### config.mk
export PLATFORM = sky130hd
export DESIGN_NAME = cpu_core
export DESIGN_NICKNAME = cpu_core
export VERILOG_FILES = /design/flow/design.v
export SDC_FILE = /design/flow/constraint.sdc
export NUM_CORES = 4
export LEC_CHECK = 0
export ABC_AREA = 1
export CAP_MARGIN = 20
export CORE_MARGIN = 2
export CORE_UTILIZATION = 69
export CTS_CLUSTER_DIAMETER = 257
export CTS_CLUSTER_SIZE = 99
export PLACE_DENSITY = 0.37
export SETUP_SLACK_MARGIN = 1.77
export SLEW_MARGIN = 20
export TNS_END_PERCENT = 10
### constraint.sdc
create_clock -name core_clock -period 6.06 [get_ports {clk}]
set_input_delay 1.2120 -clock core_clock [delete_from_list [all_inputs] [get_ports {clk}]]
set_output_delay 1.2120 -clock core_clock [all_outputs]
set_load 0.01 [all_outputs]
### design.v
`timescale 1ns / 1ps
module MUX2x1(
    input [15:0] ch1,
    input [15:0] ch2,
    input sel,
    output reg [15:0] out
    );
	 always @(sel or ch1 or ch2) begin
		case(sel)
			1'b0 : out  = ch1;
			1'b1 : out  = ch2;
		endcase
	 end
endmodule
`timescale 1ns / 1ps
module MUX2x1_Br(
    input [5:0] ch1,
    input [5:0] ch2,
    input sel,
    output reg [5:0] out
    );
	 always @(sel or ch1 or ch2) begin
		case(sel)
			1'b0 : out  = ch1;
			1'b1 : out  = ch2;
		endcase
	 end
endmodule
`timescale 1ns / 1ps
module Program_Counter(
    input clk,
	 input rst,
	 input [5:0] target,
    output reg [5:0] pc_out
    );
	 always @(posedge clk or posedge rst)
		if(rst)begin
			pc_out <= 0;
		end
		else begin
			pc_out <= target;
	 end
endmodule
`timescale 1ns/1ps
module Register_File_main(
					input clk,
					input rst,
					input [3:0] read_add_1,
					input [3:0] read_add_2,
					input [3:0] wr_reg_add,
					input wr_en,
					input [15:0] wr_data,
					output [15:0] read_data_1,
					output [15:0] read_data_2
					);
					reg [15:0] reg_file [15:0];
					always @ (posedge clk or posedge rst) begin 
						if(rst) begin
							reg_file[0]  = 0;
							reg_file[1]  = 0;
							reg_file[2]  = 0;
							reg_file[3]  = 0;
							reg_file[4]  = 0;
							reg_file[5]  = 0;
							reg_file[6]  = 0;
							reg_file[7]  = 0;
							reg_file[8]  = 0;
							reg_file[9]  = 0;
							reg_file[10] = 0;
							reg_file[11] = 0;
							reg_file[12] = 0;
							reg_file[13] = 0;
							reg_file[14] = 0;
							reg_file[15] = 0;
						end
						else if (wr_en == 1) begin
							reg_file[wr_reg_add] = wr_data;
						end
					end
					assign read_data_1 = reg_file[read_add_1];
					assign read_data_2 = reg_file[read_add_2];
endmodule			
`timescale 1ns / 1ps
   module Control_Unit(
    input [3:0] opcode,
    output reg [2:0] alu_op,
    output reg reg_wr,
    output reg reg_dst,
    output reg alu_src,
    output reg jump,
	 output reg jeq,
	 output reg jr,
    output reg cmp,
	 output reg mov,
	 output reg li,
    output reg mem_rd,
    output reg mem_wr,
    output reg mem_to_reg
    );
	 always @(opcode)begin
		case(opcode)
			4'b0000 :	begin 
				alu_op		<= 3'b111;
				reg_wr 		<= 1'b0 ;	
				reg_dst 		<= 1'b0 ;	
				alu_src 		<= 1'b0 ;	
				jump	 		<= 1'b0 ;	
				jeq	 		<= 1'b0 ;
				jr		 		<= 1'b0 ;
				cmp	 		<= 1'b0 ;	
				mov 			<= 1'b0 ;
				li 			<= 1'b0 ;
				mem_rd 		<= 1'b0 ;	
				mem_wr 		<= 1'b0 ;	
				mem_to_reg 	<= 1'b0 ;	
				end
			4'b0001 :	begin	 
				alu_op		<= 3'b000;
				reg_wr 		<= 1'b1 ;	
				reg_dst 		<= 1'b0 ;	
				alu_src 		<= 1'b0 ;	
				jump	 		<= 1'b0 ;	
				jeq	 		<= 1'b0 ;
				jr		 		<= 1'b0 ;
				cmp	 		<= 1'b0 ;	
				mov 			<= 1'b0 ;
				li 			<= 1'b0 ;
				mem_rd 		<= 1'b0 ;	
				mem_wr 		<= 1'b0 ;	
				mem_to_reg 	<= 1'b0 ;	
				end
			4'b0010 :	begin	 
				alu_op		<= 3'b000;	
				reg_wr 		<= 1'b1 ;		
				reg_dst 		<= 1'b0 ;		
				alu_src 		<= 1'b1 ;		
				jump	 		<= 1'b0 ;		
				jeq	 		<= 1'b0 ;
				jr		 		<= 1'b0 ;
				cmp	 		<= 1'b0 ;	
				mov 			<= 1'b0 ;
				li 			<= 1'b0 ;
				mem_rd 		<= 1'b0 ;		
				mem_wr 		<= 1'b0 ;		
				mem_to_reg 	<= 1'b0 ;	
				end
			4'b0011 :	begin  
				alu_op		<= 3'b001;	
				reg_wr 		<= 1'b1 ;		
				reg_dst 		<= 1'b0 ;		
				alu_src 		<= 1'b0 ;		
				jump	 		<= 1'b0 ;		
				jeq	 		<= 1'b0 ;
				jr		 		<= 1'b0 ;
				cmp	 		<= 1'b0 ;	
				mov 			<= 1'b0 ;
				li 			<= 1'b0 ;
				mem_rd 		<= 1'b0 ;		
				mem_wr 		<= 1'b0 ;		
				mem_to_reg 	<= 1'b0 ;	
				end
			4'b0100 :   begin  
				alu_op		<= 3'b010;	
				reg_wr 		<= 1'b1 ;		
				reg_dst 		<= 1'b0 ;		
				alu_src 		<= 1'b0 ;		
				jump	 		<= 1'b0 ;		
				jeq	 		<= 1'b0 ;
				jr		 		<= 1'b0 ;
				cmp	 		<= 1'b0 ;	
				mov 			<= 1'b0 ;
				li 			<= 1'b0 ;				
				mem_rd 		<= 1'b0 ;		
				mem_wr 		<= 1'b0 ;		
				mem_to_reg 	<= 1'b0 ;	
				end
			4'b0101 :   begin  
				alu_op		<= 3'b011;
				reg_wr 		<= 1'b1 ;	
				reg_dst 		<= 1'b0 ;	
				alu_src 		<= 1'b0 ;	
				jump	 		<= 1'b0 ;	
				jeq	 		<= 1'b0 ;
				jr		 		<= 1'b0 ;
				cmp	 		<= 1'b0 ;	
				mov 			<= 1'b0 ;
				li 			<= 1'b0 ;
				mem_rd 		<= 1'b0 ;	
				mem_wr 		<= 1'b0 ;	
				mem_to_reg 	<= 1'b0 ;	
				end
			4'b0110 :	begin  
				alu_op		<= 3'b100;	
				reg_wr 		<= 1'b1 ;		
				reg_dst 		<= 1'b0 ;		
				alu_src 		<= 1'b0 ;		
				jump	 		<= 1'b0 ;		
				jeq	 		<= 1'b0 ;
				jr		 		<= 1'b0 ;
				cmp	 		<= 1'b0 ;	
				mov 			<= 1'b0 ;
				li 			<= 1'b0 ;				
				mem_rd 		<= 1'b0 ;		
				mem_wr 		<= 1'b0 ;		
				mem_to_reg 	<= 1'b0 ;		
				end
			4'b0111 :   begin  
				alu_op		<= 3'b111;
				reg_wr 		<= 1'b0 ;	
				reg_dst 		<= 1'b0 ;	
				alu_src 		<= 1'b0 ;	
				jump	 		<= 1'b0 ;	
				jeq	 		<= 1'b1 ;
				jr		 		<= 1'b0 ;
				cmp	 		<= 1'b0 ;	
				mov 			<= 1'b0 ;
				li 			<= 1'b0 ;
				mem_rd 		<= 1'b0 ;	
				mem_wr 		<= 1'b0 ;	
				mem_to_reg 	<= 1'b0 ;	
				end
			4'b1000 :   begin  
				alu_op		<= 3'b111;
				reg_wr 		<= 1'b1 ;	
				reg_dst 		<= 1'b0 ;	
				alu_src 		<= 1'b0 ;	
				jump	 		<= 1'b0 ;	
				jeq	 		<= 1'b0 ;
				jr		 		<= 1'b0 ;
				cmp	 		<= 1'b1 ;	
				mov 			<= 1'b0 ;
				li 			<= 1'b0 ;
				mem_rd 		<= 1'b0 ;	
				mem_wr 		<= 1'b0 ;	
				mem_to_reg 	<= 1'b0 ;	
				end
			4'b1001 :	begin  
				alu_op		<= 3'b111;
				reg_wr 		<= 1'b1 ;	
				reg_dst 		<= 1'b0 ;	
				alu_src 		<= 1'b0 ;	
				jump	 		<= 1'b0 ;	
				jeq	 		<= 1'b0 ;
				jr		 		<= 1'b0 ;
				cmp	 		<= 1'b0 ;	
				mov 			<= 1'b1 ;
				li 			<= 1'b0 ;
				mem_rd 		<= 1'b0 ;	
				mem_wr 		<= 1'b0 ;	
				mem_to_reg 	<= 1'b0 ;	
				end
			4'b1010 :   begin  
				alu_op		<= 3'b111;
				reg_wr 		<= 1'b0 ;	
				reg_dst 		<= 1'b0 ;	
				alu_src 		<= 1'b0 ;	
				jump	 		<= 1'b1 ;	
				jeq	 		<= 1'b0 ;	
				jr		 		<= 1'b0 ;
				cmp	 		<= 1'b0 ;
				mov 			<= 1'b0 ;
				li 			<= 1'b0 ;
				mem_rd 		<= 1'b0 ;	
				mem_wr 		<= 1'b0 ;	
				mem_to_reg 	<= 1'b0 ;	
				end
			4'b1011 :   begin  
				alu_op		<= 3'b111;
				reg_wr 		<= 1'b0 ;	
				reg_dst 		<= 1'b0 ;	
				alu_src 		<= 1'b0 ;	
				jump	 		<= 1'b0 ;	
				jeq	 		<= 1'b0 ;	
				jr		 		<= 1'b1 ;
				cmp	 		<= 1'b0 ;	
				mov 			<= 1'b0 ;
				li 			<= 1'b0 ;
				mem_rd 		<= 1'b0 ;	
				mem_wr 		<= 1'b0 ;	
				mem_to_reg 	<= 1'b0 ;	
				end
			4'b1100 :	begin  
				alu_op		<= 3'b000;
				reg_wr 		<= 1'b1 ;	
				reg_dst 		<= 1'b0 ;	
				alu_src 		<= 1'b1 ;	
				jump	 		<= 1'b0 ;	
				jeq	 		<= 1'b0 ;	
				jr		 		<= 1'b0 ;
				cmp	 		<= 1'b0 ;	
				mov 			<= 1'b0 ;
				li 			<= 1'b0 ;
				mem_rd 		<= 1'b1 ;	
				mem_wr 		<= 1'b0 ;	
				mem_to_reg 	<= 1'b1 ;	
				end
			4'b1101 :   begin  
				alu_op		<= 3'b000;
				reg_wr 		<= 1'b0 ;	
				reg_dst 		<= 1'b0 ;	
				alu_src 		<= 1'b1 ;	
				jump	 		<= 1'b0 ;	
				jeq	 		<= 1'b0 ;
				jr		 		<= 1'b0 ;
				cmp	 		<= 1'b0 ;	
				mov 			<= 1'b0 ;
				li 			<= 1'b0 ;
				mem_rd 		<= 1'b0 ;	
				mem_wr 		<= 1'b1 ;	
				mem_to_reg 	<= 1'b0 ;	
				end
			4'b1110 :   begin  
				alu_op		<= 3'b111;
				reg_wr 		<= 1'b1 ;	
				reg_dst 		<= 1'b0 ;	
				alu_src 		<= 1'b1 ;	
				jump	 		<= 1'b0 ;	
				jeq	 		<= 1'b0 ;
				jr		 		<= 1'b0 ;
				cmp	 		<= 1'b0 ;	
				mov 			<= 1'b0 ;
				li 			<= 1'b1 ;
				mem_rd 		<= 1'b0 ;	
				mem_wr 		<= 1'b0 ;	
				mem_to_reg 	<= 1'b0 ;	
				end
			4'b1111 :	begin  
				alu_op		<= 3'b111;
				reg_wr 		<= 1'b1 ;	
				reg_dst 		<= 1'b0 ;	
				alu_src 		<= 1'b0 ;	
				jump	 		<= 1'b0 ;	
				jeq	 		<= 1'b0 ;
				jr		 		<= 1'b0 ;
				cmp	 		<= 1'b0 ;	
				mov 			<= 1'b0 ;
				li 			<= 1'b0 ;
				mem_rd 		<= 1'b0 ;	
				mem_wr 		<= 1'b0 ;	
				mem_to_reg 	<= 1'b0 ;	
				end
			default :   begin 
				alu_op		<= 3'b111;	
				reg_wr 		<= 1'b0 ;	
				reg_dst 		<= 1'b0 ;	
				alu_src 		<= 1'b0 ;	
				jump	 		<= 1'b0 ;	
				jeq	 		<= 1'b0 ;
				jr		 		<= 1'b0 ;
				cmp	 		<= 1'b0 ;	
				mov 			<= 1'b0 ;
				li 			<= 1'b0 ;
				mem_rd 		<= 1'b0 ;	
				mem_wr 		<= 1'b0 ;	
				mem_to_reg 	<= 1'b0 ;	
				end        
		endcase
	 end
endmodule
`timescale 1ns / 1ps
module ALU_Main(
    input [15:0] d_in_1,
    input [15:0] d_in_2,
    input [2:0] alu_op,
    output reg z_flag,
    output reg [15:0] alu_out,
    output reg a_grt_b,
    output reg b_grt_a
    );
	 wire [15:0] d_out1;
	 wire [15:0] d_out2;
	 wire [15:0] d_out3; 
	 wire [15:0] d_out4; 
	 wire [15:0] d_out5; 
	 wire d_out6; 
	 wire d_out7; 
	 wire [15:0] d_out8; 
	 always @(d_in_1, d_in_2, alu_op,d_out1, d_out2, d_out3, d_out4, d_out5, d_out6, d_out7, d_out8) begin
			case(alu_op)
				3'b000 : begin 	alu_out[15:0] 	= d_out1	;  end
				3'b001 : begin 	alu_out 			= d_out2 ;	end
				3'b010 : begin 	alu_out[15:0] 	= d_out3 ;  end
				3'b011 : begin 	alu_out[15:0] 	= d_out4 ;  end
				3'b100 : begin 	alu_out[15:0] 	= d_out5 ;  end
				3'b101 : begin 	alu_out[0] 		= d_out6 ; alu_out[15:1]  = 0; end
				3'b110 : begin 	alu_out[0] 		= d_out7 ; alu_out[15:1]  = 0; end
				3'b111 : begin 	alu_out[15:0] 	= d_out8 ;  end
				default: begin 	alu_out[15:0] 	= 16'h0000;	end
			endcase 
		end
		assign d_out1 = d_in_1 + d_in_2;
		assign d_out2 = d_in_1 * d_in_2;
		assign d_out3 = d_in_1 & d_in_2;
		assign d_out4 = d_in_1 | d_in_2;
		assign d_out5 = d_in_1 / 2;
		assign d_out6 = d_in_1 > d_in_2;
		assign d_out7 = d_in_1 < d_in_2;
		assign d_out8 = d_in_1 - d_in_2;
		always @(d_out6 or d_out7) begin 
			if(d_out6 == 1)begin
				a_grt_b <= 1;
				b_grt_a <=0;
				z_flag <= 0;
			end
			else if(d_out7  == 1) begin
					a_grt_b <= 0;
					b_grt_a <=1;
					z_flag <= 0;
			end
			else begin
				a_grt_b <= 0;
				b_grt_a <=0;
				z_flag <= 1;
			end
		end
endmodule
`timescale 1ns / 1ps
module cpu_core(
    input clk,
    input rst,
	 output [5:0] pc_out,
	 input [15:0] instr_out,
	 input [15:0] mem_Data_in,
	 output mem_wr,
	 output mem_rd,
	 output [15:0] reg_Data_2,
	 output [5:0] data_mem_address
    );
	 wire [5:0] pc_target;
	 Program_Counter pc(clk,	rst,		pc_target,		pc_out);
	 wire  [5:0] pc_next;
	 assign pc_next = pc_out + 1;
	 wire [3:0] opcode,		reg_Rs,		reg_Rt,		reg_Rd;
	 wire [15:0] imm_offset;
	 wire [5:0] j_offset;
	 wire [3:0] jeq_offset;
	 wire [7:0] li_offset;
	 assign opcode 		=		instr_out	[15:12];
	 assign reg_Rd 		=		instr_out	[11:8];
	 assign reg_Rs 		=		instr_out	[7:4];
	 assign reg_Rt 		=		instr_out	[3:0];
	 assign imm_offset 	=		instr_out	[3:0]; 
	 assign li_offset		=		instr_out	[7:0];
	 assign j_offset 		=		instr_out	[5:0];
	 assign jeq_offset   = 		instr_out	[11:8];
	 reg [3:0] reg_Rd_mxd;
	 wire reg_dest;
	 wire [15:0] reg_write_Data, reg_Data_1, reg_Write_D, reg_Write_s1, reg_Write_s2;
	 always @(reg_dest or reg_Rd or reg_Rt) begin
		case(reg_dest)
			1'b0 : reg_Rd_mxd  = reg_Rd;
			1'b1 : reg_Rd_mxd  = reg_Rt;
		endcase
	 end
	 Register_File_main reg_file (clk,		rst,		reg_Rs,		reg_Rt,		reg_Rd_mxd,		reg_wr,		reg_Write_D,		reg_Data_1,		reg_Data_2);
	 wire [2:0] alu_op;
	 wire alu_src, op_jump, op_jeq, op_jr, op_cmp, op_mov, op_li, m2r;
	 Control_Unit cu(opcode,		alu_op,		reg_wr,		reg_dest,		alu_src,		op_jump,		op_jeq,		op_jr,	op_cmp,	op_mov,	op_li, 	mem_rd,		mem_wr,		m2r);
	 wire z_flag, agb, bga;
	 reg [15:0] imm_offset_se;
	 always @ (imm_offset) begin
		if(imm_offset[3] == 0) begin
			imm_offset_se <= {12'b000000000000,imm_offset};		 
			end
			else begin 
				imm_offset_se <= {12'b111111111111,imm_offset};	 
			end
	end
	 wire [15:0] alu_Out;
	 assign data_mem_address = alu_Out[5:0];
	 wire [15:0] alu_src_2;
	 MUX2x1 mxalusrc (reg_Data_2,	imm_offset_se,	alu_src,	alu_src_2);
	 ALU_Main alu ( reg_Data_1,	alu_src_2,		alu_op,	z_flag,	alu_Out,		agb,	bga);
	wire [5:0] jr_target, mxj_return;
	assign jr_target = reg_Data_1[5:0];  
	wire j_control;
	assign j_control = op_jump;
	wire [5:0] j_target;
	assign j_target = j_offset[5:0];
	wire jeq_ok;
	wire [5:0] mxjr_return;
	assign jeq_ok = op_jeq & z_flag;
	wire [5:0] jeq_target;
	assign jeq_target = {2'b00,jeq_offset};
	MUX2x1_Br mx_j_pc (pc_next, j_target, j_control, mxj_return);
	MUX2x1_Br mx_jr (mxj_return,	jr_target,	op_jr,	mxjr_return);
	MUX2x1_Br mx_jeq (mxjr_return,	jeq_target,	jeq_ok,	pc_target);
	MUX2x1 mxm2r (alu_Out,	mem_Data_in,	m2r,	reg_write_Data);
	reg [15:0] cmp_DS;
	always @(op_cmp or z_flag or agb or bga)begin
		if(z_flag)begin
			cmp_DS <= 16'hffff;
		end
		else if(agb)begin
			cmp_DS <= 16'h00ff;
		end
		else if(bga) begin
			cmp_DS <= 16'hff00;
		end
		else 
			cmp_DS <= 16'h0000;
	end
	MUX2x1 mxcmp (reg_write_Data,	cmp_DS,	op_cmp,	reg_Write_s1);
	reg  [15:0] li_offset_se;
	always @ (li_offset) begin
		if(li_offset[7] == 0) begin
			li_offset_se <= {4'b0000,li_offset};		 
			end
			else begin 
				li_offset_se <= {4'b1111,li_offset};	 
			end
	end
	MUX2x1 mxli (reg_Write_s1,	li_offset_se,	op_li,	reg_Write_s2);
	MUX2x1 mxmov (reg_Write_s2,	reg_Data_1,	op_mov,	reg_Write_D);
endmodule
### run.sh
#!/bin/bash
# the make line also repeats each setting of config.mk as NAME=value (left out here)
make -C /OpenROAD-flow-scripts/flow DESIGN_CONFIG=/design/flow/config.mk WORK_HOME=/design/flow/orfs CLKGATE_MAP_FILE= finish
==> results.yml, run 1 <==
# implementation run metrics
status:
  status: "did not finish"
  stop_stage: "5_1_grt"
  first-error: "[ERROR GRT-0116] Global routing finished with congestion. Check the congestion regions in the DRC Viewer."
floorplan:
  initCoreUtil: 0.698
  dieWidth_um: 185
  num_rows: 66
  io_pins: 64
  coreArea_sq_mm: 0.0324
  chip_area_sq_mm: 0.0342
  die_h_um: 185
placed_design:
  io_buffers: 63
  gp_congestion: 1.23
  dp_slack_ns: -2.90
  placed_area_sq_mm: 0.0282
  hpwl_mm: 79.6
  dp_cells: 4553
synthesis:
  yosysChipArea_sq_mm: 0.0226
  syn_avg_cell_area_sq_um: 6.35
  synth_xor_xnor_area_share: 0.00775
  logic_family: "simple AND/OR/NAND/NOR gates"
  syn-num-nets: 3776
  top_cells_by_area: "dfrtp_1, nand2_1, fa_1"
  ys_sh_mux: 0
  ys_warn_count: 9
  synth-async-reset-ratio: 1.00
  ys_sh_aoi: 0.0678
  top_area_frac: 0.290
  top_cells_by_count: "nand2_1, nor2_1, inv_1"
  ys_cells: 3558
  synthDistinctLibCells: 50
  synth_top_flop_cell: "dfrtp_1"
  fa_ha_area_frac: 0.129
  simple_gate_area_frac: 0.419
  synth-seq-area-share: 0.290
  top_area_cell: "dfrtp_1"
  ys.flops: 262
  synthesis.instances: 3558
  edf_count: 0
  syn_area_sq_mm: 0.0226
  synth.most_common_cell: "nand2_1"
clock_network:
  cts_buffers: 6
  cts.sinks: 262
  cts-root-buf: "clkbuf_16"
  cts-htree-levels: 1
  cts_buffer_depth: 3
  cts_hold_buf: 0
global_route:
  gr-total-overflow: 1376
  grt_util_all_layers: 0.945
-- per-layer routing --
layer / global-route usage / overflow
met1: 0.888 / 100
met2: 1.10 / 788
met3: 0.813 / 73
met4: 1.03 / 401
met5: 0.702 / 14
-- stage by stage --
step / power (uW) / setup TNS [ns] / utilization / hold WS [ns]
global placement: 11100 / -460.16 / 0.872 / 0.469
detailed placement: 11700 / -508.41 / 0.872 / 0.489
floorplan: 7520 / -114.79 / - / 0.449
CTS: 13400 / -179.39 / 0.933 / 0.549
-- repair_timing --
action                                 4_1_cts
cloned                                       7
buffers inserted                           105
endpoints found under the hold margin        0
gates resized                              302
pin swaps                                   76
setup endpoints to repair                  285
==> run 2, diff against run 1 <==
Settings changed: ABC_AREA 1 to not set, CAP_MARGIN 20 to 15, CELL_PAD_IN_SITES_GLOBAL_PLACEMENT set to 0, CORE_UTILIZATION 69 to 58, CTS_CLUSTER_DIAMETER 257 to 277, CTS_CLUSTER_SIZE 99 to not set, GPL_ROUTABILITY_DRIVEN set to 1, GPL_TIMING_DRIVEN set to 1, PLACE_DENSITY 0.37 to not set, SETUP_SLACK_MARGIN 1.77 to not set, SLEW_MARGIN 20 to 5, TNS_END_PERCENT 10 to not set.
Clock period 6.06 ns to 11.4 ns, I/O delays scaled along.
==> run 2 against run 1 <==
Effect of this change:
- the run now finishes clean
- area after synthesis shrank 1.4%
- synthesized cell count shrank 27%
- die size grew 17%
==> results.yml, run 2 <==
# physical design summary
floorplan:
  io_pins: 64
  coreArea_sq_mm: 0.0378
  die_h_um: 200
  num_rows: 71
  dieWidth_um: 200
  chip_area_sq_mm: 0.0400
  initCoreUtil: 0.591
power:
  pg_seq_uw: 1860
  p_switching_uw: 3660
  p_leak_uw: 0.0107
  ir_worst_vdd_v: 0.000358
  power.share.switching: 0.489
  pg_comb_uw: 4690
  clock_power_uw: 931
  top_power_group: "combinational cells"
  power_frac_seq: 0.249
  cellPowerDensity_mw_per_mm2: 307
  combinationalPowerShare: 0.627
  p_clk_frac: 0.125
  p_int_uw: 3820
timing:
  fmax_mhz: 89.2
  finClkSkew_ns: 0.0145
  period_used_share: 0.984
  setup-violations-final: 0
  tns_ns: 0
  fin_crit_ns: 11.21
  tightest_slew_ns: 1.19
  maxSlewViolCount: 0
  relSlewSlack: 0.203
  grt_setup_unrepaired: "false"
  finalHoldViolations: 0
critical_path:
  worstPathBufferInverterCount: 7
  worstReg2RegStart: "reg_file.reg_file[12][6]"
  critPathLaunchType: "input port"
  crit_family: "buffers and inverters"
  critical_path_arrival_ns: 8.93
  reg2reg_to: "reg_file.reg_file[10][12]"
  critical_path_class: "input port to output port"
  startpoint: "instr_out[1]"
  crit_chain: "buf_2 -> buf_4 -> nor2b_1 -> buf_4 -> a22o_1 -> a21o_1 -> a31oi_1 -> a31oi_1 -> a21oi_1 -> buf_4 -> inv_2 -> ha_1 -> inv_1 -> fa_1 -> a21o_1 -> a21oi_1 -> nor2_1 -> nor2_1 -> a211oi_2 -> nor4b_2 -> o31a_1 -> mux2i_1 -> a41oi_1 -> clkdlybuf4s50_1"
  worstPathRequired_ns: 9.12
  cpPeakStageDelay_ns: 0.67
  reg2reg_slack_ns: 3.37
  critPathCapture: "data_mem_address[0]"
  endpoint_kind: "output port"
  cp.depth: 24
  worst_path_most_repeated_cell: "buf_4"
  crit_slowest_cell: "buf_2"
  crit_path_max_fanout: 30
  reg2reg_depth: 26
placed_design:
  gp_congestion: 1.07
  io_buffers: 63
  placed_area_sq_mm: 0.0234
  hpwl_mm: 70.0
synthesis:
  synthesis.instances: 2583
  synth_top_flop_cell: "dfrtp_1"
  ys.flops: 262
  ys_warn_count: 9
  logic_family: "AND-OR/OR-AND gates"
  syn_area_sq_mm: 0.0223
  synth.most_common_cell: "nand2_1"
  yosysChipArea_sq_mm: 0.0223
  syn-num-nets: 2801
  ys_cells: 2583
  edf_count: 0
  syn_avg_cell_area_sq_um: 8.63
  top_area_frac: 0.294
  synthDistinctLibCells: 108
  ys_sh_mux: 0.0883
  top_area_cell: "dfrtp_1"
  fa_ha_area_frac: 0.131
  simple_gate_area_frac: 0.171
  synth-seq-area-share: 0.294
  synth-async-reset-ratio: 1.00
  top_cells_by_count: "nand2_1, dfrtp_1, nor2_1"
  synth_xor_xnor_area_share: 0.0209
  ys_sh_aoi: 0.220
  top_cells_by_area: "dfrtp_1, fa_1, ha_1"
cells_and_area:
  fin_area_sq_mm: 0.0243
  nFillCells: 3190
  area_growth_syn_to_layout_pct: 9.16
  layout.nets: 2805
clock_network:
  clkLatencyLatePin_ns: 0.58
  cts_hold_buf: 0
  cts-htree-levels: 1
  cts.clk_slew.worst_paths_ns: 0.06
  cts_buffer_depth: 3
  cts_buffers: 26
  cts_tree: "done"
  cts-root-buf: "clkbuf_16"
  cts.sinks: 262
  cts_resized: 0
  post_cts_buffers: 0
run:
  max_cap_viol_count: 0
  warnings: 67
route:
  wl_per_cell_um: 30.6
  drt-total-wl_mm: 95.6
  first_iter_violations: 3095
  drtPass1Iterations: 7
  ant_nets: 0
  drc_errors: 0
  viasPerCell: 7.09
  route.vias.total: 22108
hold_path:
  holdPathStages: 2
  min_from: "reg_file.reg_file[1][8]"
  holdPathEnd: "reg_file.reg_file[1][8]"
  hold_class: "flip-flop to flip-flop"
global_route:
  grt_util_all_layers: 0.486
  antenna_found_initial: 3
  grt_pass1_vias: 21662
  gr-total-overflow: 0
  grt_pass1_wl_mm: 141
  grt_max_degree: 159
status:
  status: "no timing/DRC/antenna violations"
[run 2: area by class of cell]
class                           count  area [sq um]  share of cell area
Sequential cell                   262          6560               0.269
Inverter                          188           726              0.0298
Multi-Input combinational cell   1944         14100               0.579
Tap cell                          511           639              0.0263
Antenna cell                        2          5.00            0.000206
Clock buffer                       33           728              0.0299
Clock inverter                     14           176             0.00725
Timing Repair Buffer              165          1430              0.0586
[run 2: stage by stage]
stage	power [uW]	cells	hold slack [ns]	setup WS, ns	utilization
floorplan	4800	2583	0.454	1.91	-
global placement	6220	3068	0.475	0.619	0.620
detailed placement	6340	3068	0.487	0.551	0.620
CTS	7290	3115	0.502	0.549	0.644
global route	7910	3119	0.525	0.132	0.645
finish	7480	3119	0.502	0.186	0.645
[run 2: routing by layer]
metal | part of all wire | track usage | vias up
met3 | 0.12 | 0.133 | 594
met4 | 0.098 | 0.378 | 2
met1 | 0.36 | 0.599 | 10584
met2 | 0.42 | 0.725 | 1796
li1 | - | - | 9132
met5 | 0.00010 | 0.00123 | -
==> run 3, diff against run 2 <==
Settings changed: CAP_MARGIN 15 to 20, CELL_PAD_IN_SITES_GLOBAL_PLACEMENT 0 to not set, CORE_UTILIZATION 58 to 40, CTS_CLUSTER_DIAMETER 277 to not set, GPL_ROUTABILITY_DRIVEN 1 to not set, GPL_TIMING_DRIVEN 1 to not set, SETUP_SLACK_MARGIN set to 2.39, SLEW_MARGIN 5 to 20.
Clock period 11.4 ns to 10.9 ns, I/O delays scaled along.
==> run 3 against run 2 <==
Effect of this change:
- the layout now fails its checks (capacitance limit, slew limit)
- sequential share of layout area decreased by 3.7 points
- register-to-register slack got worse by 0.13 ns
- highest routed layer unchanged
- hold slack improved by 0.0074 ns
==> results.yml, run 3 <==
# physical design summary
floorplan:
  io_pins: 64
  chip_area_sq_mm: 0.0576
  coreArea_sq_mm: 0.0551
  initCoreUtil: 0.405
  dieWidth_um: 240
  num_rows: 86
  die_h_um: 240
critical_path:
  reg2reg_depth: 29
  reg2reg_to: "reg_file.reg_file[5][15]"
  critPathCapture: "data_mem_address[5]"
  crit_path_max_fanout: 12
  startpoint: "instr_out[3]"
  worstReg2RegStart: "reg_file.reg_file[6][2]"
  crit_family: "adder cells"
  critPathLaunchType: "input port"
  reg2reg_slack_ns: 3.24
  cp.depth: 22
  critical_path_arrival_ns: 7.03
  crit_slowest_cell: "fa_1"
  critical_path_class: "input port to output port"
  crit_chain: "buf_16 -> nor2_1 -> o21ai_0 -> a31oi_1 -> o32a_1 -> a21oi_4 -> buf_6 -> nor2_2 -> fa_1 -> ha_4 -> ha_4 -> ha_4 -> inv_1 -> fa_1 -> inv_2 -> ha_4 -> xnor2_1 -> a21oi_1 -> o221ai_1 -> a221oi_2 -> nor2_1 -> buf_2"
  worstPathBufferInverterCount: 5
  cpPeakStageDelay_ns: 0.52
  worstPathRequired_ns: 8.72
  endpoint_kind: "output port"
  worst_path_most_repeated_cell: "ha_4"
timing:
  relSlewSlack: -0.0136
  tns_ns: 0
  grt_setup_unrepaired: "true"
  fmax_mhz: 109
  tightest_slew_ns: 1.52
  finClkSkew_ns: 0.0301
  fin_crit_ns: 9.21
  finalHoldViolations: 0
  setup_ws_ns: 1.69
  maxSlewViolCount: 19
  setup-violations-final: 0
  period_used_share: 0.845
status:
  violations: "capacitance limit, slew limit"
  status: "failed layout checks"
synthesis:
  ys_cells: 2583
  ys_sh_aoi: 0.220
  synth.most_common_cell: "nand2_1"
  top_area_frac: 0.294
  ys_sh_mux: 0.0883
  yosysChipArea_sq_mm: 0.0223
  top_area_cell: "dfrtp_1"
  fa_ha_area_frac: 0.131
  ys_warn_count: 9
  simple_gate_area_frac: 0.171
  logic_family: "AND-OR/OR-AND gates"
  synthesis.instances: 2583
  syn_avg_cell_area_sq_um: 8.63
  synth_xor_xnor_area_share: 0.0209
  synth_top_flop_cell: "dfrtp_1"
  syn-num-nets: 2801
  synth-seq-area-share: 0.294
  syn_area_sq_mm: 0.0223
  synthDistinctLibCells: 108
  edf_count: 0
  top_cells_by_count: "nand2_1, dfrtp_1, nor2_1"
  synth-async-reset-ratio: 1.00
  top_cells_by_area: "dfrtp_1, fa_1, ha_1"
  ys.flops: 262
route:
  topRoutingLayerUsed: "met5"
  wl_met2_mm: 45.5
  dr_wl_met3_mm: 12.3
  ant_nets: 0
  drc_errors: 0
  drtPass1Iterations: 7
  wl_per_cell_um: 31.1
  drt-total-wl_mm: 110
  route.vias.total: 22631
  viasPerCell: 6.41
  first_iter_violations: 3093
  wl_met1_mm: 45.1
power:
  power.share.switching: 0.483
  p_clk_frac: 0.112
  ir_worst_vdd_v: 0.000466
  p_switching_uw: 4540
  cellPowerDensity_mw_per_mm2: 334
  power_frac_seq: 0.210
  p_leak_uw: 0.0122
  pg_comb_uw: 6380
  top_power_group: "combinational cells"
  clock_power_uw: 1050
  combinationalPowerShare: 0.678
  pg_seq_uw: 1970
  p_int_uw: 4870
hold_path:
  holdPathEnd: "reg_file.reg_file[13][0]"
  hold_class: "flip-flop to flip-flop"
  min_from: "reg_file.reg_file[13][0]"
  holdPathStages: 2
clock_network:
  cts_buffers: 30
  cts-root-buf: "clkbuf_16"
  cts-htree-levels: 1
  cts.sinks: 262
  cts_tree: "done"
  cts.clk_slew.worst_paths_ns: 0.06
  cts_buffer_depth: 3
  clkLatencyLatePin_ns: 0.61
cells_and_area:
  layout.nets: 2976
  area_growth_syn_to_layout_pct: 26.5
placed_design:
  gp_congestion: 1.03
  io_buffers: 63
  dp_slack_ns: 0.283
  hpwl_mm: 78.2
global_route:
  grt_max_degree: 151
  grt_pass1_vias: 21644
  gr-total-overflow: 0
  grt_pass1_wl_mm: 155
  grt_util_all_layers: 0.372
  antenna_found_initial: 3
run:
  max_cap_viol_count: 1
  warnings: 66
## run 3: through the flow
step	instance area, sq um	std cells	total power (uW)	hold WS, ns	utilization
floorplan	22500	2583	5120	0.454	-
global placement	24200	3347	6960	0.478	0.440
detailed placement	24200	3347	7010	0.486	0.440
CTS	27200	3489	8600	0.505	0.493
global route	28200	3528	9950	0.529	0.512
finish	28200	3528	9410	0.509	0.512
## run 3: routing by layer
metal	track usage	vias to the layer above
li1	-	9491
met1	0.519	11126
met2	0.544	1620
met3	0.0812	392
met4	0.181	2
met5	0	-
## run 3: repair_timing
action                     4_1_cts  5_1_grt
gates resized                  253      165
hold endpoints to repair         0        0
setup endpoints to repair      166      149
hold buffers                     0        0
cloned                          12        6
pin swaps                       45       75
setup buffers                   77       32
## run 3: final cells by class
class	count	area (sq um)
diodes	1	2.50
inverters	188	753
multi-input cells	1944	15400
clock inverters	13	180
flip-flops and latches	262	6560
clock buffers	40	838
well taps	748	936
repair buffers	332	3510
fillers	5204	26900
==> run 4, diff against run 3 <==
Settings changed: ABC_AREA set to 1, CORE_UTILIZATION 40 to 64, SETUP_SLACK_MARGIN 2.39 to not set, TNS_END_PERCENT set to 10.
Clock period 10.9 ns to 9.14 ns, I/O delays scaled along.
==> run 4 against run 3 <==
Effect of this change:
- now clean on timing, DRC and antenna
- global-route usage rose by 15 points
- hold slack got worse by 0.021 ns
- setup slack got worse by 1.5 ns
- critical path type unchanged
- clock-buffer cell count fell by 4
- non-clock buffer count rose by 70
- clock skew rose by 0.0045 ns
- via count rose by 17%
- design area fell by 3.7%
- routed wire length fell by 14%
- sequential cell count did not move
- highest routed layer unchanged
==> results.yml, run 4 <==
# physical design summary
placed_design:
  io_buffers: 63
  hpwl_mm: 71.0
  gp_congestion: 1.23
synthesis:
  synth_top_flop_cell: "dfrtp_1"
  logic_family: "simple AND/OR/NAND/NOR gates"
  synth.most_common_cell: "nand2_1"
  syn_avg_cell_area_sq_um: 6.35
  synthDistinctLibCells: 50
  syn-num-nets: 3776
  synth-async-reset-ratio: 1.00
  synth-seq-area-share: 0.290
  top_cells_by_area: "dfrtp_1, nand2_1, fa_1"
  top_area_frac: 0.290
  yosysChipArea_sq_mm: 0.0226
  top_cells_by_count: "nand2_1, nor2_1, inv_1"
  ys.flops: 262
  syn_area_sq_mm: 0.0226
  simple_gate_area_frac: 0.419
  ys_cells: 3558
  fa_ha_area_frac: 0.129
  ys_sh_mux: 0
  top_area_cell: "dfrtp_1"
  ys_sh_aoi: 0.0678
  ys_warn_count: 9
  synth_xor_xnor_area_share: 0.00775
  synthesis.instances: 3558
  edf_count: 0
critical_path:
  reg2reg_to: "reg_file.reg_file[14][9]"
  worst_path_most_repeated_cell: "ha_1"
  critical_path_arrival_ns: 7.15
  endpoint_kind: "output port"
  critical_path_class: "input port to output port"
  crit_path_max_fanout: 10
  crit_slowest_cell: "fa_1"
  reg2reg_depth: 33
  crit_family: "adder cells"
  worstPathRequired_ns: 7.31
  worstPathBufferInverterCount: 9
  cpPeakStageDelay_ns: 0.48
  reg2reg_slack_ns: 1.96
  startpoint: "instr_out[6]"
  critPathCapture: "data_mem_address[5]"
  critPathLaunchType: "input port"
  worstReg2RegStart: "reg_file.reg_file[6][2]"
  cp.depth: 26
timing:
  relSlewSlack: 0.146
  period_used_share: 0.983
  tightest_slew_ns: 1.27
  fin_crit_ns: 8.98
  fmax_mhz: 111
  grt_setup_unrepaired: "true"
  timing.hold.ws_ns: 0.488
  maxSlewViolCount: 0
  setup-violations-final: 0
  finClkSkew_ns: 0.0346
  finalHoldViolations: 0
run:
  warnings: 68
  max_cap_viol_count: 0
power:
  ir_worst_vdd_v: 0.000431
  p_clk_frac: 0.139
  pg_comb_uw: 4960
  cellPowerDensity_mw_per_mm2: 309
  clock_power_uw: 1160
  power_frac_seq: 0.270
  combinationalPowerShare: 0.591
  p_switching_uw: 4190
  p_leak_uw: 0.0152
  p_int_uw: 4190
  pg_seq_uw: 2270
  power.share.switching: 0.500
  top_power_group: "combinational cells"
  power_uw: 8380
floorplan:
  initCoreUtil: 0.653
  io_pins: 64
  coreArea_sq_mm: 0.0346
  chip_area_sq_mm: 0.0368
  num_rows: 68
  dieWidth_um: 192
  die_h_um: 192
route:
  drc_errors: 0
  route.vias.total: 26371
  viasPerCell: 6.07
  ant_nets: 0
  first_iter_violations: 4084
  n_antenna_cell: 0
  drtPass1Iterations: 21
  wl_per_cell_um: 21.6
  drt-total-wl_mm: 94.0
cells_and_area:
  area_growth_syn_to_layout_pct: 20.2
  layout.nets: 4089
  utilization: 0.784
clock_network:
  cts-htree-levels: 1
  cts_buffers: 27
  cts_buffer_depth: 3
  clkLatencyLatePin_ns: 0.59
  cts-root-buf: "clkbuf_16"
  cts.sinks: 262
  cts_tree: "done"
  cts_hold_buf: 0
  cts.clk_slew.worst_paths_ns: 0.07
global_route:
  grt_util_all_layers: 0.517
  grt_max_degree: 140
  antenna_found_initial: 1
  gr-total-overflow: 0
  grt_pass1_wl_mm: 143
  grt_pass1_vias: 24989
hold_path:
  min_from: "reg_file.reg_file[14][15]"
  hold_class: "flip-flop to flip-flop"
  holdPathEnd: "reg_file.reg_file[14][15]"
  holdPathStages: 2
status:
  status: "no timing/DRC/antenna violations"
run 4: cell type report:
| cell class | instances | area, sq um |
|---|---|---|
| Tap cell | 455 | 569 |
| Multi-Input combinational cell | 2824 | 14300 |
| Sequential cell | 262 | 6560 |
| Clock buffer | 36 | 749 |
| Timing Repair Buffer | 402 | 3480 |
| Clock inverter | 11 | 151 |
| Fill cell | 2682 | 7460 |
| Inverter | 354 | 1340 |
run 4: per-stage QoR:
stage          worst slack [ns]  instances  setup TNS (ns)  cell area [sq um]
3_5_place_dp             -0.435       4291          -24.08              26000
3_3_place_gp             -0.292       4291          -10.94              26000
2_1_floorplan             0.100       3558               0              22600
4_1_cts                 0.00514       4338               0              26900
6_report                  0.158       4344               0              27200
5_1_grt                 -0.0306       4344          -0.187              27200
run 4: layer usage:
| metal | vias to the layer above | track usage | share of wire |
|---|---|---|---|
| met1 | 11829 | 0.604 | 0.33 |
| met2 | 2301 | 0.760 | 0.42 |
| met4 | 2 | 0.404 | 0.10 |
| met3 | 702 | 0.202 | 0.15 |
| met5 | - | 0.0110 | 0.00013 |
| li1 | 11537 | - | - |
run 4: timing repair:
action | CTS | global route
gates resized | 15 | 53
pin swaps | 0 | 8
gates cloned | 0 | 0
setup endpoints to repair | 1 | 131
hold endpoints to repair | 0 | 0
setup buffers | 0 | 5
==> run 5, diff against run 4 <==
Settings changed: ABC_AREA 1 to not set, CORE_UTILIZATION 64 to 40, TNS_END_PERCENT 10 to not set.
Clock period 9.14 ns to 11.0 ns, I/O delays scaled along.
==> run 5 against run 4 <==
Effect of this change:
- still clean
- clock-buffer cell count rose by 7
- via count down 18%
- synthesized cell count shrank 27%
- hold slack better by 0.011 ns
- setup slack gained 0.024 ns
- design area down 7.1%
- sequential share of layout area is 1.9 points higher
- total power fell by 7.9%
- routed wire length up 8.1%
- critical path type unchanged
- largest power group unchanged
==> results.yml, run 5 <==
# physical design summary
critical_path:
  critPathCapture: "data_mem_address[4]"
  crit_family: "adder cells"
  reg2reg_to: "reg_file.reg_file[1][15]"
  worstReg2RegStart: "reg_file.reg_file[5][3]"
  critPathLaunchType: "input port"
  crit_path_max_fanout: 39
  reg2reg_depth: 31
  crit_slowest_cell: "nor3b_1"
  startpoint: "instr_out[2]"
  critical_path_class: "input port to output port"
  endpoint_kind: "output port"
  worstPathBufferInverterCount: 5
  cp.depth: 21
  crit_chain: "buf_2 -> buf_12 -> nor3b_1 -> a32oi_1 -> o22ai_1 -> o32a_1 -> a21oi_4 -> inv_2 -> ha_1 -> fa_1 -> ha_1 -> ha_1 -> inv_1 -> fa_1 -> fa_1 -> o21ai_0 -> a221oi_1 -> o21ai_0 -> a21oi_1 -> nor2_1 -> clkdlybuf4s50_1"
  reg2reg_slack_ns: 3.00
  critical_path_arrival_ns: 8.62
  cpPeakStageDelay_ns: 0.68
  worstPathRequired_ns: 8.80
synthesis:
  synth_top_flop_cell: "dfrtp_1"
  ys_sh_mux: 0.0883
  fa_ha_area_frac: 0.131
  ys_sh_aoi: 0.220
  synth-seq-area-share: 0.294
  yosysChipArea_sq_mm: 0.0223
  ys.flops: 262
  simple_gate_area_frac: 0.171
  synthesis.instances: 2583
  synthDistinctLibCells: 108
  edf_count: 0
  synth_xor_xnor_area_share: 0.0209
  synth-async-reset-ratio: 1.00
  top_area_cell: "dfrtp_1"
  syn-num-nets: 2801
  logic_family: "AND-OR/OR-AND gates"
  top_area_frac: 0.294
  ys_warn_count: 9
  syn_area_sq_mm: 0.0223
  top_cells_by_area: "dfrtp_1, fa_1, ha_1"
  synth.most_common_cell: "nand2_1"
  top_cells_by_count: "nand2_1, dfrtp_1, nor2_1"
  syn_avg_cell_area_sq_um: 8.63
  ys_cells: 2583
global_route:
  grt_pass1_vias: 21212
  gr-total-overflow: 0
  grt_max_degree: 170
  grt_pass1_wl_mm: 148
  grt_util_all_layers: 0.352
  antenna_found_initial: 1
route:
  viasPerCell: 6.31
  route.vias.total: 21546
  wl_per_cell_um: 29.7
  drtPass1Iterations: 5
  drc_errors: 0
  first_iter_violations: 2368
  drt-total-wl_mm: 102
  ant_nets: 0
power:
  pg_seq_uw: 1880
  p_switching_uw: 3640
  ir_worst_vdd_v: 0.000197
  p_leak_uw: 0.0110
  top_power_group: "combinational cells"
  combinationalPowerShare: 0.616
  pg_comb_uw: 4750
  cellPowerDensity_mw_per_mm2: 306
  clock_power_uw: 1080
  power.share.switching: 0.471
  p_int_uw: 4080
  p_clk_frac: 0.141
  power_frac_seq: 0.244
timing:
  tns_ns: 0
  fin_crit_ns: 10.82
  maxSlewViolCount: 0
  fmax_mhz: 92.4
  period_used_share: 0.983
  relSlewSlack: 0.183
  finClkSkew_ns: 0.0156
  tightest_slew_ns: 1.22
  finalHoldViolations: 0
  grt_setup_unrepaired: "false"
  timing.hold.ws_ns: 0.499
  setup-violations-final: 0
hold_path:
  holdPathEnd: "reg_file.reg_file[8][15]"
  hold_class: "flip-flop to flip-flop"
  min_from: "reg_file.reg_file[8][15]"
  holdPathStages: 2
clock_network:
  cts-root-buf: "clkbuf_16"
  cts_buffers: 30
  cts.clk_slew.worst_paths_ns: 0.07
  cts_buffer_depth: 3
  cts.sinks: 262
  clkLatencyLatePin_ns: 0.59
  cts_tree: "done"
  cts-htree-levels: 1
placed_design:
  dp_cells: 3356
  placed_area_sq_mm: 0.0241
  gp_congestion: 0.984
  io_buffers: 63
  hpwl_mm: 75.7
floorplan:
  coreArea_sq_mm: 0.0551
  io_pins: 64
  chip_area_sq_mm: 0.0576
  die_h_um: 240
  num_rows: 86
  initCoreUtil: 0.405
  dieWidth_um: 240
cells_and_area:
  fin_area_sq_mm: 0.0252
  area_growth_syn_to_layout_pct: 13.2
  utilization: 0.458
  fin_cells: 3417
  layout.nets: 2864
status:
  status: "no timing/DRC/antenna violations"
run:
  max_cap_viol_count: 0
  warnings: 64
[run 5: stage by stage]
step,setup slack [ns],total power [uW]
after global routing,0.0104,8300
after detailed placement,0.227,6530
final,0.182,7720
after global placement,0.232,6460
after CTS,0.247,7640
after floorplan,1.59,4980
[run 5: timing repair]
item                       CTS  global route
setup buffers                0             3
setup endpoints to repair    0             2
resized                      0             1
hold buffers                 0             0
[run 5: final cells by class]
type | count | area, sq um
clock buffers | 43 | 881
clock inverters | 11 | 164
fillers | 5431 | 29900
flip-flops and latches | 262 | 6560
repair buffers | 220 | 1860
multi-input cells | 1944 | 14100
well taps | 748 | 936
inverters | 188 | 726
diodes | 1 | 2.50
[run 5: routing by layer]
metal  GRT usage  vias to the layer above  part of all wire
met2       0.554                     1257              0.44
met5           0                        -                 0
met3      0.0614                      327             0.089
met4       0.208                        0             0.068
met1       0.454                    10693              0.40
li1            -                     9269                 -
==> run 6, diff against run 5 <==
Settings changed: ABC_AREA set to 1, CORE_UTILIZATION 40 to 71, CTS_CLUSTER_DIAMETER set to 99, CTS_CLUSTER_SIZE set to 31, PLACE_DENSITY set to 0.4, SETUP_SLACK_MARGIN set to 2.08.
Clock period 11.0 ns to 7.01 ns, I/O delays scaled along.
==> run 6 against run 5 <==
Effect of this change:
- the run now fails in 5_1_grt
- synthesized cell count up 38%
- area after synthesis up 1.4%
- die size fell by 42%
==> results.yml, run 6 <==
# implementation run metrics
synthesis:
  top_cells_by_count: "nand2_1, nor2_1, inv_1"
  top_cells_by_area: "dfrtp_1, nand2_1, fa_1"
  yosysChipArea_sq_mm: 0.0226
  synth_top_flop_cell: "dfrtp_1"
  logic_family: "simple AND/OR/NAND/NOR gates"
  syn-num-nets: 3776
  synthesis.instances: 3558
  ys_sh_mux: 0
  ys_cells: 3558
  simple_gate_area_frac: 0.419
  ys.flops: 262
  top_area_cell: "dfrtp_1"
  top_area_frac: 0.290
  fa_ha_area_frac: 0.129
  syn_avg_cell_area_sq_um: 6.35
  synth.most_common_cell: "nand2_1"
  syn_area_sq_mm: 0.0226
  synth-seq-area-share: 0.290
  synth-async-reset-ratio: 1.00
  ys_sh_aoi: 0.0678
  synthDistinctLibCells: 50
  edf_count: 0
  synth_xor_xnor_area_share: 0.00775
  ys_warn_count: 9
clock_network:
  cts.sinks: 262
  cts_buffers: 12
  cts-root-buf: "clkbuf_16"
  cts-htree-levels: 1
  cts_buffer_depth: 3
placed_design:
  hpwl_mm: 73.2
  dp_slack_ns: -2.00
  io_buffers: 63
  gp_congestion: 1.23
status:
  stop_stage: "5_1_grt"
  first-error: "[ERROR GRT-0116] Global routing finished with congestion. Check the congestion regions in the DRC Viewer."
  status: "did not finish"
floorplan:
  die_h_um: 182
  dieWidth_um: 182
  io_pins: 64
  num_rows: 65
  coreArea_sq_mm: 0.0315
  initCoreUtil: 0.718
  chip_area_sq_mm: 0.0333
global_route:
  gr-total-overflow: 534
  grt_util_all_layers: 0.868
==> run 6: per-stage QoR <==
stage,instance area (sq um),hold slack (ns),std cells
after floorplan,23100,0.449,3558
after detailed placement,26900,0.472,4325
after CTS,28600,0.497,4441
after global placement,26900,0.464,4325
==> run 6: what timing repair did <==
item,CTS
resized,177
pin swaps,59
setup buffers,97
gates cloned,3
hold buffers,0
setup endpoints to repair,284
==> run 6: layer usage <==
layer / overflow / global-route usage
met1: 34 / 0.859
met2: 292 / 0.999
met3: 42 / 0.760
met4: 161 / 0.860
met5: 5 / 0.538
==> run 7, diff against run 6 <==
Settings changed: CORE_UTILIZATION 71 to 65, CTS_CLUSTER_DIAMETER 99 to not set, CTS_CLUSTER_SIZE 31 to not set, PLACE_DENSITY 0.4 to not set, SETUP_SLACK_MARGIN 2.08 to not set.
Clock period 7.01 ns to 13.9 ns, I/O delays scaled along.
==> run 7 against run 6 <==
Effect of this change:
- the run now finishes clean
- die size increased by 9.0%
- area after synthesis unchanged
- synthesized cell count unchanged
==> results.yml, run 7 <==
# physical design summary
power:
  top_power_group: "combinational cells"
  p_leak_uw: 0.0136
  power.share.switching: 0.527
  p_switching_uw: 2720
  cellPowerDensity_mw_per_mm2: 211
  ir_worst_vdd_v: 0.000223
  p_clk_frac: 0.149
  clock_power_uw: 769
  power_frac_seq: 0.296
  p_int_uw: 2450
  pg_comb_uw: 2870
  pg_seq_uw: 1530
  combinationalPowerShare: 0.555
floorplan:
  chip_area_sq_mm: 0.0363
  num_rows: 68
  io_pins: 64
  coreArea_sq_mm: 0.0344
  initCoreUtil: 0.658
  die_h_um: 190
  dieWidth_um: 190
synthesis:
  synth-seq-area-share: 0.290
  ys_sh_aoi: 0.0678
  syn_area_sq_mm: 0.0226
  top_cells_by_area: "dfrtp_1, nand2_1, fa_1"
  synth_top_flop_cell: "dfrtp_1"
  ys_sh_mux: 0
  logic_family: "simple AND/OR/NAND/NOR gates"
  synth_xor_xnor_area_share: 0.00775
  ys_cells: 3558
  yosysChipArea_sq_mm: 0.0226
  edf_count: 0
  ys.flops: 262
  top_area_frac: 0.290
  synth-async-reset-ratio: 1.00
  top_cells_by_count: "nand2_1, nor2_1, inv_1"
  synth.most_common_cell: "nand2_1"
  synthesis.instances: 3558
  syn_avg_cell_area_sq_um: 6.35
  simple_gate_area_frac: 0.419
  top_area_cell: "dfrtp_1"
  syn-num-nets: 3776
  synthDistinctLibCells: 50
  ys_warn_count: 9
  fa_ha_area_frac: 0.129
critical_path:
  reg2reg_to: "reg_file.reg_file[15][14]"
  crit_slowest_cell: "nor2_2"
  crit_chain: "clkdlybuf4s50_1 -> inv_2 -> nor2_2 -> nand2_1 -> o21ai_0 -> nor2_1 -> nand2_1 -> nor2_1 -> nand3_1 -> nand2_1 -> inv_1 -> ha_1 -> fa_1 -> ha_1 -> ha_1 -> ha_1 -> inv_1 -> fa_1 -> inv_1 -> ha_1 -> xnor2_1 -> a221oi_1 -> o221ai_1 -> clkdlybuf4s50_1"
  crit_path_max_fanout: 16
  worst_path_most_repeated_cell: "ha_1"
  worstPathBufferInverterCount: 6
  critPathLaunchType: "input port"
  reg2reg_slack_ns: 5.34
  cp.depth: 24
  cpPeakStageDelay_ns: 0.86
  critical_path_class: "input port to output port"
  critical_path_arrival_ns: 9.87
  worstReg2RegStart: "reg_file.reg_file[13][2]"
  crit_family: "adder cells"
  worstPathRequired_ns: 11.12
  startpoint: "instr_out[1]"
  endpoint_kind: "output port"
  reg2reg_depth: 33
  critPathCapture: "data_mem_address[5]"
clock_network:
  cts-htree-levels: 1
  cts-root-buf: "clkbuf_16"
  cts_hold_buf: 0
  cts.clk_slew.worst_paths_ns: 0.06
  clkLatencyLatePin_ns: 0.58
  cts.sinks: 262
  post_cts_buffers: 0
  cts_resized: 0
  cts_buffers: 26
  cts_buffer_depth: 3
  cts_tree: "done"
route:
  viasPerCell: 6.30
  ant_nets: 0
  route.vias.total: 25566
  drt-total-wl_mm: 97.2
  wl_per_cell_um: 24.0
  drtPass1Iterations: 9
  first_iter_violations: 4124
  drc_errors: 0
timing:
  timing.hold.ws_ns: 0.498
  finClkSkew_ns: 0.0238
  fin_crit_ns: 12.65
  tns_ns: 0
  relSlewSlack: 0.105
  fmax_mhz: 79.0
  maxSlewViolCount: 0
  tightest_slew_ns: 1.34
  finalHoldViolations: 0
  setup-violations-final: 0
  grt_setup_unrepaired: "false"
  period_used_share: 0.910
global_route:
  grt_max_degree: 103
  antenna_found_initial: 6
  grt_pass1_vias: 24672
  gr-total-overflow: 0
  grt_pass1_wl_mm: 147
  grt_util_all_layers: 0.546
placed_design:
  placed_area_sq_mm: 0.0236
  gp_congestion: 1.14
  dp_cells: 4005
  io_buffers: 63
  hpwl_mm: 71.1
hold_path:
  holdPathStages: 2
  hold_class: "flip-flop to flip-flop"
  holdPathEnd: "reg_file.reg_file[14][15]"
  min_from: "reg_file.reg_file[14][15]"
cells_and_area:
  area_growth_syn_to_layout_pct: 8.39
  layout.nets: 3798
  fin_area_sq_mm: 0.0245
  nFillCells: 2925
  fin_cells: 4056
run:
  warnings: 66
  max_cap_viol_count: 0
status:
  status: "no timing/DRC/antenna violations"
run 7: routing by layer:
metal  global-route usage  vias up  share of wire
met5               0.0137        -        0.00072
met4                0.456        6           0.11
met3                0.236      712           0.16
met2                0.781     2291           0.41
met1                0.629    11593           0.33
li1                     -    10964              -
run 7: cell type report:
type                            count  area [sq um]  area share
Timing Repair Buffer              112          1010      0.0413
Sequential cell                   262          6560       0.268
Antenna cell                        2          5.00    0.000204
Inverter                          354          1340      0.0545
Tap cell                          455           569      0.0232
Clock buffer                       36           739      0.0302
Clock inverter                     11           168     0.00684
Multi-Input combinational cell   2824         14100       0.576
run 7: stage by stage:
step	setup WS (ns)	util	power (uW)
after floorplan	3.91	-	3180
after global placement	1.81	0.685	4040
after detailed placement	1.56	0.685	4180
after CTS	1.54	0.712	4950
after global routing	1.11	0.713	5420
final	1.25	0.713	5170
==> run 8, diff against run 7 <==
Settings changed: ABC_AREA 1 to not set, CORE_UTILIZATION 65 to 64, SETUP_SLACK_MARGIN set to -0.68.
Clock period 13.9 ns to 8.03 ns, I/O delays scaled along.
==> run 8 against run 7 <==
Effect of this change:
- synthesized cell count shrank 27%
- area after synthesis shrank 1.4%
- clock power grew 77%
- first-iteration DRC count shrank 10%
- critical path depth grew 1
- now fails the layout checks on setup timing
- combinational power grew to 2.6 times the previous value
- clock-buffer cell count shrank 3
- die size grew 0.18%
- sequential share of layout area shrank 2.8 points
- design area grew 12%
- routed wire length shrank 0.29%
==> results.yml, run 8 <==
# physical design summary
route:
  ant_nets: 0
  drt-total-wl_mm: 96.9
  drtPass1Iterations: 9
  viasPerCell: 7.05
  route.vias.total: 24084
  drc_errors: 0
  wl_per_cell_um: 28.4
  first_iter_violations: 3695
synthesis:
  logic_family: "AND-OR/OR-AND gates"
  ys_sh_aoi: 0.220
  fa_ha_area_frac: 0.131
  yosysChipArea_sq_mm: 0.0223
  syn_area_sq_mm: 0.0223
  synthDistinctLibCells: 108
  ys_sh_mux: 0.0883
  ys_warn_count: 9
  top_area_frac: 0.294
  edf_count: 0
  synth-async-reset-ratio: 1.00
  top_cells_by_area: "dfrtp_1, fa_1, ha_1"
  syn-num-nets: 2801
  top_area_cell: "dfrtp_1"
  synth.most_common_cell: "nand2_1"
  ys.flops: 262
  synth_xor_xnor_area_share: 0.0209
  ys_cells: 2583
  top_cells_by_count: "nand2_1, dfrtp_1, nor2_1"
  syn_avg_cell_area_sq_um: 8.63
  synthesis.instances: 2583
  synth_top_flop_cell: "dfrtp_1"
  synth-seq-area-share: 0.294
  simple_gate_area_frac: 0.171
floorplan:
  dieWidth_um: 191
  io_pins: 64
  die_h_um: 191
  chip_area_sq_mm: 0.0363
  initCoreUtil: 0.647
  coreArea_sq_mm: 0.0345
  num_rows: 68
cells_and_area:
  fin_area_sq_mm: 0.0273
  layout.nets: 3156
  area_growth_syn_to_layout_pct: 22.6
  seqCellArea_sq_mm: 0.00656
  fin_cells: 3416
  comb_area_sq_mm: 0.0142
  nFillCells: 2327
critical_path:
  cp.depth: 25
  endpoint_kind: "output port"
  reg2reg_slack_ns: 0.58
  worstPathBufferInverterCount: 8
  worstPathRequired_ns: 6.42
  worstReg2RegStart: "reg_file.reg_file[7][7]"
  cpPeakStageDelay_ns: 0.47
  crit_family: "adder cells"
  worst_path_most_repeated_cell: "buf_4"
  critPathLaunchType: "input port"
  critical_path_class: "input port to output port"
  crit_path_max_fanout: 7
  critical_path_arrival_ns: 6.96
  startpoint: "instr_out[0]"
  reg2reg_to: "reg_file.reg_file[10][15]"
  critPathCapture: "data_mem_address[5]"
  reg2reg_depth: 26
  crit_slowest_cell: "o32a_1"
timing:
  relSlewSlack: 0.183
  tightest_slew_ns: 1.22
  fmax_mhz: 117
  fin_crit_ns: 8.57
  setup-violations-final: 130
  finClkSkew_ns: 0.0318
  maxSlewViolCount: 0
  period_used_share: 1.07
  finalHoldViolations: 0
  setup_ws_ns: -0.538
clock_network:
  cts.clk_slew.worst_paths_ns: 0.07
  cts-root-buf: "clkbuf_16"
  cts_buffer_depth: 3
  cts_tree: "done"
  cts-htree-levels: 1
  cts_buffers: 26
  clkLatencyLatePin_ns: 0.58
  cts.sinks: 262
placed_design:
  dp_cells: 3359
  gp_congestion: 1.11
  hpwl_mm: 70.7
  io_buffers: 63
  placed_area_sq_mm: 0.0262
  dp_slack_ns: -1.13
power:
  pg_seq_uw: 2590
  p_clk_frac: 0.118
  p_int_uw: 6220
  top_power_group: "combinational cells"
  p_leak_uw: 0.0126
  combinationalPowerShare: 0.657
  pg_comb_uw: 7590
  cellPowerDensity_mw_per_mm2: 422
  p_switching_uw: 5310
  power_frac_seq: 0.225
  ir_worst_vdd_v: 0.000564
  power.share.switching: 0.461
  clock_power_uw: 1360
global_route:
  grt_pass1_vias: 23810
  grt_max_degree: 164
  grt_util_all_layers: 0.540
  antenna_found_initial: 7
  gr-total-overflow: 0
  grt_pass1_wl_mm: 145
run:
  warnings: 66
  max_cap_viol_count: 0
hold_path:
  min_from: "reg_file.reg_file[2][1]"
  hold_class: "flip-flop to flip-flop"
  holdPathStages: 2
  holdPathEnd: "reg_file.reg_file[2][1]"
status:
  violations: "setup timing"
  status: "failed layout checks"
[run 8: metal layers]
layer / routed length, um / GRT usage / vias to the layer above
li1: - / - / 9869
met2: 39700 / 0.774 / 2199
met1: 31900 / 0.629 / 11225
met5: 38 / 0 / -
met4: 10800 / 0.473 / 6
met3: 14500 / 0.210 / 785
[run 8: final cells by class]
cell class	count	area share
Sequential cell	262	0.240
Antenna cell	4	0.000366
Multi-Input combinational cell	1944	0.519
Clock inverter	14	0.00737
Tap cell	455	0.0208
Clock buffer	33	0.0270
Inverter	188	0.0264
Timing Repair Buffer	516	0.159
[run 8: through the flow]
step,hold slack [ns],TNS [ns],power (uW),utilization
4_1_cts,0.499,-41.71,11100,0.789
3_3_place_gp,0.473,-110.38,9350,0.760
3_5_place_dp,0.482,-124.80,9660,0.760
5_1_grt,0.533,-65.65,12300,0.793
2_1_floorplan,0.454,-23.25,6820,-
6_report,0.503,-42.86,11500,0.793
[run 8: what timing repair did]
action                     CTS  global route
setup endpoints to repair    2            98
hold buffers                 0             0
pin swaps                    3            10
gates cloned                 0             1
setup buffers                3             4
gates resized                8            30
==> run 9, diff against run 8 <==
Settings changed: CORE_UTILIZATION 64 to 70, CTS_CLUSTER_DIAMETER set to 141, SETUP_SLACK_MARGIN -0.68 to -0.56.
Clock period 8.03 ns to 8.23 ns, I/O delays scaled along.
==> run 9 against run 8 <==
Effect of this change:
- still fails the layout checks on setup timing
- via count up 1.9%
- clock skew down 0.010 ns
- non-clock buffer count down 26
- setup slack better by 0.039 ns
- sequential share of layout area up 0.32 points
- clock power down 6%
- critical path depth down 1
- hold slack better by 0.016 ns
- design area down 1.3%
- sequential cell count unchanged
- global-route usage up 4.6 points
==> results.yml, run 9 <==
# physical design summary
status:
  status: "failed layout checks"
  violations: "setup timing"
run:
  warnings: 67
  max_cap_viol_count: 0
synthesis:
  synth.most_common_cell: "nand2_1"
  synth_xor_xnor_area_share: 0.0209
  synthesis.instances: 2583
  top_cells_by_count: "nand2_1, dfrtp_1, nor2_1"
  top_area_cell: "dfrtp_1"
  top_area_frac: 0.294
  synth-seq-area-share: 0.294
  syn_avg_cell_area_sq_um: 8.63
  syn_area_sq_mm: 0.0223
  ys.flops: 262
  simple_gate_area_frac: 0.171
  yosysChipArea_sq_mm: 0.0223
  synthDistinctLibCells: 108
  ys_warn_count: 9
  fa_ha_area_frac: 0.131
  edf_count: 0
  synth-async-reset-ratio: 1.00
  ys_sh_mux: 0.0883
  ys_sh_aoi: 0.220
  synth_top_flop_cell: "dfrtp_1"
  syn-num-nets: 2801
  ys_cells: 2583
  logic_family: "AND-OR/OR-AND gates"
  top_cells_by_area: "dfrtp_1, fa_1, ha_1"
route:
  ant_nets: 0
  wl_per_cell_um: 29.0
  drtPass1Iterations: 16
  drc_errors: 0
  viasPerCell: 7.35
  first_iter_violations: 5495
  drt-total-wl_mm: 96.7
  route.vias.total: 24549
critical_path:
  critical_path_arrival_ns: 7.08
  cp.depth: 24
  worstReg2RegStart: "reg_file.reg_file[6][2]"
  cpPeakStageDelay_ns: 0.52
  critPathCapture: "data_mem_address[4]"
  worstPathRequired_ns: 6.58
  crit_chain: "buf_2 -> buf_12 -> buf_4 -> nor2b_4 -> a22oi_1 -> o22a_1 -> a31oi_2 -> buf_4 -> o22a_2 -> inv_1 -> buf_4 -> nor2_1 -> fa_1 -> ha_1 -> ha_1 -> inv_1 -> fa_1 -> fa_1 -> o21ai_1 -> a221oi_1 -> o21ai_1 -> a21oi_1 -> nor2_1 -> dlygate4sd2_1"
  critical_path_class: "input port to output port"
  critPathLaunchType: "input port"
  reg2reg_to: "reg_file.reg_file[2][13]"
  crit_slowest_cell: "fa_1"
  reg2reg_depth: 30
  startpoint: "instr_out[6]"
  crit_family: "adder cells"
  crit_path_max_fanout: 13
  reg2reg_slack_ns: 0.70
  endpoint_kind: "output port"
  worstPathBufferInverterCount: 8
cells_and_area:
  area_growth_syn_to_layout_pct: 21.0
  comb_area_sq_mm: 0.0142
  layout.nets: 3131
  nFillCells: 1808
  seqCellArea_sq_mm: 0.00656
placed_design:
  gp_congestion: 1.23
  io_buffers: 63
  hpwl_mm: 69.3
power:
  p_switching_uw: 5300
  p_int_uw: 5900
  power_frac_seq: 0.231
  cellPowerDensity_mw_per_mm2: 415
  ir_worst_vdd_v: 0.000619
  power.share.switching: 0.473
  power_uw: 11200
  top_power_group: "combinational cells"
  clock_power_uw: 1280
  pg_seq_uw: 2580
  p_clk_frac: 0.115
  combinationalPowerShare: 0.655
  p_leak_uw: 0.0124
  pg_comb_uw: 7330
global_route:
  antenna_found_initial: 9
  grt_util_all_layers: 0.586
  gr-total-overflow: 0
  grt_max_degree: 155
  grt_pass1_vias: 24315
  grt_pass1_wl_mm: 145
floorplan:
  coreArea_sq_mm: 0.0315
  die_h_um: 182
  io_pins: 64
  initCoreUtil: 0.708
  num_rows: 65
  chip_area_sq_mm: 0.0333
  dieWidth_um: 182
timing:
  tightest_slew_ns: 1.32
  finClkSkew_ns: 0.0215
  fmax_mhz: 115
  maxSlewViolCount: 0
  timing.hold.ws_ns: 0.518
  finalHoldViolations: 0
  setup_ws_ns: -0.499
  relSlewSlack: 0.115
  fin_crit_ns: 8.73
  period_used_share: 1.06
  setup-violations-final: 118
hold_path:
  min_from: "reg_file.reg_file[10][0]"
  hold_class: "flip-flop to flip-flop"
  holdPathStages: 2
  holdPathEnd: "reg_file.reg_file[10][0]"
clock_network:
  cts-htree-levels: 1
  cts_tree: "done"
  cts_buffers: 27
  cts.sinks: 262
  cts_hold_buf: 0
  cts-root-buf: "clkbuf_16"
  cts.clk_slew.worst_paths_ns: 0.06
  cts_buffer_depth: 3
  clkLatencyLatePin_ns: 0.56
-- run 9: area by class of cell --
cell class,count,share of cell area
antenna,2,0.000185
tap,402,0.0186
timing repair buffer,490,0.151
clock inverter,19,0.00779
multi-input combinational,1944,0.527
clock buffer,31,0.0260
sequential,262,0.243
inverter,188,0.0271
-- run 9: timing repair --
item / CTS / global route
setup endpoints to repair: 2 / 89
cloned: 0 / 0
gates resized: 9 / 30
pin swaps: 0 / 4
setup buffers: 0 / 1
-- run 9: per-layer routing --
metal  part of all wire  vias to the layer above  global-route usage
met1               0.32                    11227               0.662
met2               0.39                     2482               0.809
met4               0.12                       19               0.505
met5             0.0022                        -              0.0385
met3               0.17                     1023               0.301
li1                   -                     9798                   -
-- run 9: through the flow --
stage               TNS [ns]  utilization  cell area [sq um]  std cells  setup slack [ns]
floorplan              -9.22            -              22300       2583            -0.308
global placement      -71.98        0.823              25900       3284            -0.680
detailed placement    -96.55        0.823              25900       3284            -0.918
CTS                   -22.89        0.852              26800       3334            -0.559
global route          -56.65        0.857              27000       3336            -0.578
finish                -28.01        0.857              27000       3338            -0.499
Power is estimated from default activity; no workload was simulated.
